==> flow/design.v (excerpt) <==
module enduro_video(iRST_n,
                    iVGA_CLK,
                    show_cars,
                    car_user_x,
                    car2_x,
                    car2_y,
                    car3_x,
                    car3_y,
                    oBLANK_n,
                    oHS,
                    oVS,
                    b_data,
                    g_data,
                    r_data);
Settings: LEC_CHECK=0, CAP_MARGIN=5, CORE_MARGIN=2, CORE_UTILIZATION=72, CTS_CLUSTER_DIAMETER=26, CTS_CLUSTER_SIZE=11, PLACE_DENSITY_LB_ADDON=0.19, SETUP_SLACK_MARGIN=1.65, SLEW_MARGIN=0; clock period 7.29 ns.
run.sh (not shown) runs the stock make flow with config.mk's settings and CLKGATE_MAP_FILE=.
==> next run, changes <==
CAP_MARGIN = 20   (was 5)
CORE_UTILIZATION = 40   (was 72)
CTS_CLUSTER_DIAMETER = default   (was 26)
CTS_CLUSTER_SIZE = default   (was 11)
PLACE_DENSITY_LB_ADDON = default   (was 0.19)
SETUP_SLACK_MARGIN = default   (was 1.65)
SLEW_MARGIN = 20   (was 0)
clock period = 15.0 ns   (was 7.29 ns; I/O delays follow)
Effect:
- global-route usage fell by 24 points
- worst setup slack is better by 5.9 ns
- area after synthesis is unchanged
- synthesized cell count does not change
- power shrinks by 54%
- final area decreases by 5.7%
- register-to-register slack improved by 5.9 ns
- worst hold slack gets better by 0.0096 ns
- die area came out higher by 78%
==> next run, changes <==
CORE_UTILIZATION = 72   (was 40)
CTS_CLUSTER_DIAMETER = 273   (was default)
CTS_CLUSTER_SIZE = 98   (was default)
Global-route usage increases by 20 points.
Area after synthesis stays the same.
Critical path depth goes up by 8.
Setup slack gets worse by 0.31 ns.
Via count increases by 7.7%.
Core utilization rises by 32 points.
Sequential share of layout area stays flat.
==> next run, changes <==
CORE_UTILIZATION = 40   (was 72)
CTS_CLUSTER_DIAMETER = 289   (was 273)
CTS_CLUSTER_SIZE = default   (was 98)
HOLD_SLACK_MARGIN = 0.14   (was default)
SLEW_MARGIN = 0   (was 20)
Result:
- sequential share of layout area is about the same
- final cell count grows by about 10%
- register-to-register slack gets better by 0.30 ns
==> next run, changes <==
ABC_AREA = 0   (was default)
CORE_UTILIZATION = 38   (was 40)
CTS_CLUSTER_DIAMETER = 285   (was 289)
CTS_CLUSTER_SIZE = 100   (was default)
HOLD_SLACK_MARGIN = 0.23   (was 0.14)
PLACE_DENSITY = 0.35   (was default)
SLEW_MARGIN = 20   (was 0)
TNS_END_PERCENT = 10   (was default)
Sequential cell count does not change. Sequential share of layout area barely changes. Worst hold slack improved by 0.043 ns. Total power goes up by 2.9%. First-iteration DRC count drops by 11%. Routed wire length climbs by 16%.
==> next run, changes <==
CORE_UTILIZATION = 26   (was 38)
CTS_CLUSTER_DIAMETER = 296   (was 285)
PLACE_DENSITY = 0.83   (was 0.35)
TNS_END_PERCENT = default   (was 10)
The new run finished clean; total power shrinks by 3.0%; setup slack gets better by 0.10 ns; clock power shrinks by about 10%; clock skew shrinks by 0.016 ns; via count grows by 4.0%; global-route usage shrinks by 12 points.

---

Setup of build 79:
enduro_video again, from the RTL that the note above started with.
Design enduro_video, start of the top module:
module enduro_video(iRST_n,
                    iVGA_CLK,
                    show_cars,
                    car_user_x,
                    car2_x,
                    car2_y,
                    car3_x,
                    car3_y,
                    oBLANK_n,
                    oHS,
                    oVS,
                    b_data,
                    g_data,
                    r_data);
input iRST_n;
input iVGA_CLK;
input show_cars;
input [9:0] car_user_x;
input [9:0] car2_x;
input [9:0] car2_y;
input [9:0] car3_x;
input [9:0] car3_y;
output reg oBLANK_n;
output reg oHS;
output reg oVS;
output [7:0] b_data;
output [7:0] g_data;
output [7:0] r_data;
wire rst;
reg [18:0] ADDR;
wire [9:0] SCREEN_HEIGHT;
wire [10:0] SCREEN_WIDTH;
wire [5:0] CAR_WIDTH, CAR_HEIGHT;
wire [8:0] CAR_USER_Y;
wire [23:0] BGR_data_out;
assign SCREEN_HEIGHT = 10'd480;
assign SCREEN_WIDTH = 11'd640;
assign CAR_WIDTH = 6'd23;
assign CAR_HEIGHT = 6'd36;
assign CAR_USER_Y = SCREEN_HEIGHT - CAR_HEIGHT;
wire [23:0] bgr_data_raw;
wire cBLANK_n,cHS,cVS;
assign rst = ~iRST_n;
video_sync_generator LTM_ins (.vga_clk(iVGA_CLK),
                              .reset(rst),
                              .blank_n(cBLANK_n),
                              .HS(cHS),
                              .VS(cVS));
always@(posedge iVGA_CLK, negedge iRST_n)
begin
  if (!iRST_n)
     ADDR<=19'd0;
  else if (cHS==1'b0 && cVS==1'b0)
     ADDR<=19'd0;
  else if (cBLANK_n==1'b1)
     ADDR<=ADDR+1;
end
    draw_dynamic_cars draw_cars(
			.clk(iVGA_CLK),
        .addr(ADDR),
        .bgr_data_in(bgr_data_raw),
        .bgr_data_out(BGR_data_out),
			.SHOW_CARS(show_cars),
        .CAR_WIDTH(CAR_WIDTH),
        .CAR_HEIGHT(CAR_HEIGHT),
        .SCREEN_WIDTH(SCREEN_WIDTH),
        .SCREEN_HEIGHT(SCREEN_HEIGHT),
			.CAR_USER_Y(CAR_USER_Y),
        .car_user_x(car_user_x),
        .car2_x(car2_x),
        .car2_y(car2_y),
        .car3_x(car3_x),
        .car3_y(car3_y)
    );
mem_saida_seq memu0 (
    .endereco(ADDR),
	.data_out(bgr_data_raw)
);
assign b_data = BGR_data_out[7:0];
assign g_data = BGR_data_out[15:8];
assign r_data = BGR_data_out[23:16];
always@(posedge iVGA_CLK)
begin
  oHS<=cHS;
  oVS<=cVS;
  oBLANK_n<=cBLANK_n;
end
endmodule
make LEC_CHECK=0 CAP_MARGIN=20 CORE_MARGIN=7 CORE_UTILIZATION=40 CTS_CLUSTER_DIAMETER=289 CTS_CLUSTER_SIZE=25 GPL_TIMING_DRIVEN=0 HOLD_SLACK_MARGIN=0.14 MAX_ROUTING_LAYER=met5 MIN_ROUTING_LAYER=met2 SLEW_MARGIN=0 finish   # period 15.0 ns
### build 79 -> build 22
# build 79
export LEC_CHECK = 0
export CAP_MARGIN = 20
export CORE_MARGIN = 7
export CORE_UTILIZATION = 40
export CTS_CLUSTER_DIAMETER = 289
export CTS_CLUSTER_SIZE = 25
export GPL_TIMING_DRIVEN = 0
export HOLD_SLACK_MARGIN = 0.14
export MAX_ROUTING_LAYER = met5
export MIN_ROUTING_LAYER = met2
export SLEW_MARGIN = 0
create_clock -name core_clock -period 15.0 [get_ports {iVGA_CLK}]
# build 22
export LEC_CHECK = 0
export CAP_MARGIN = 20
export CORE_MARGIN = 2
export CORE_UTILIZATION = 40
export CTS_CLUSTER_DIAMETER = 399
export CTS_CLUSTER_SIZE = 100
export SLEW_MARGIN = 20
export TNS_END_PERCENT = 15
create_clock -name core_clock -period 15.0 [get_ports {iVGA_CLK}]
### Flow results
- Build 22 reports a lower final-layout clock buffer total than build 79 does.
- Build 22 does better than build 79 on area of the chip.
- Relative to build 79, total inserted antenna cells decreased by 2 in build 22.
- Build 22 vs build 79, fraction of area in multi-input gates went up by 1.9 points.
- The higher sequential fraction of design power came out of build 22.
What build 5 does differently from build 22 at the input level:
# build 22
export LEC_CHECK = 0
export CAP_MARGIN = 20
export CORE_MARGIN = 2
export CORE_UTILIZATION = 40
export CTS_CLUSTER_DIAMETER = 399
export CTS_CLUSTER_SIZE = 100
export SLEW_MARGIN = 20
export TNS_END_PERCENT = 15
create_clock -name core_clock -period 15.0 [get_ports {iVGA_CLK}]
# build 5
export LEC_CHECK = 0
export CAP_MARGIN = 20
export CELL_PAD_IN_SITES_GLOBAL_PLACEMENT = 3
export CORE_MARGIN = 2
export CORE_UTILIZATION = 40
export CTS_CLUSTER_DIAMETER = 398
export CTS_CLUSTER_SIZE = 100
export SLEW_MARGIN = 20
create_clock -name core_clock -period 15.0 [get_ports {iVGA_CLK}]
In terms of number of placed cells counting well taps, build 22 and build 5 differ only marginally.
Build 22 has lower initial antenna violation count than build 5.
Final non-filler cell area essentially unchanged between build 22 and build 5.
Die area delta (build 22 -> build 5): insignificant
Both conditions hold for build 5: the flow ran to the end and the final layout passed the timing, DRC and antenna checks.
Portion of total power attributed to sequential cells for build 5: 0.5 points down relative to build 22
Relative max-transition margin in build 5 vs build 22: down 2.0 points
Inputs modified between build 5 and build 87:
# build 5
export LEC_CHECK = 0
export CAP_MARGIN = 20
export CELL_PAD_IN_SITES_GLOBAL_PLACEMENT = 3
export CORE_MARGIN = 2
export CORE_UTILIZATION = 40
export CTS_CLUSTER_DIAMETER = 398
export CTS_CLUSTER_SIZE = 100
export SLEW_MARGIN = 20
create_clock -name core_clock -period 15.0 [get_ports {iVGA_CLK}]
# build 87
export LEC_CHECK = 0
export ABC_AREA = 0
export CAP_MARGIN = 20
export CORE_MARGIN = 2
export CORE_UTILIZATION = 58
export CTS_CLUSTER_DIAMETER = 285
export CTS_CLUSTER_SIZE = 100
export HOLD_SLACK_MARGIN = 0.23
export PLACE_DENSITY = 0.83
export SLEW_MARGIN = 20
export TNS_END_PERCENT = 15
create_clock -name core_clock -period 15.0 [get_ports {iVGA_CLK}]
Notes after the runs:
The final reports for build 87 and build 5 show instance area after placement lower in the former.
Build 5 → build 87: final non-filler cell area dropped 1.4%, final hold slack dropped 0.029 ns, combinational power dropped about 4%, share of power burned in combinational logic dropped 1.6 points.
Input-level comparison between build 7 and build 87:
# build 87
export LEC_CHECK = 0
export ABC_AREA = 0
export CAP_MARGIN = 20
export CORE_MARGIN = 2
export CORE_UTILIZATION = 58
export CTS_CLUSTER_DIAMETER = 285
export CTS_CLUSTER_SIZE = 100
export HOLD_SLACK_MARGIN = 0.23
export PLACE_DENSITY = 0.83
export SLEW_MARGIN = 20
export TNS_END_PERCENT = 15
create_clock -name core_clock -period 15.0 [get_ports {iVGA_CLK}]
# build 7
export LEC_CHECK = 0
export CAP_MARGIN = 20
export CORE_MARGIN = 2
export CORE_UTILIZATION = 38
export CTS_CLUSTER_DIAMETER = 380
export CTS_CLUSTER_SIZE = 100
export HOLD_SLACK_MARGIN = 0.23
export SLEW_MARGIN = 20
create_clock -name core_clock -period 15.0 [get_ports {iVGA_CLK}]
--- outcome ---
Per the comparison of build 7 with build 87, net switching power level; total clock buffers created by CTS saw little to no change; fmax shows no meaningful change; multi-input combinational cell area roughly the same.
Build 7: power per cell area 0.22 nW/um^2 below build 87
On post-placement worst setup slack: between build 7 and build 87, it ends up higher for build 87.
[build 7] placed instance area rose about 1.5% relative to build 87
The more densely filled core belongs to build 87, not build 7.
Power figures rest on the tool's default switching activity, not on a simulated workload.
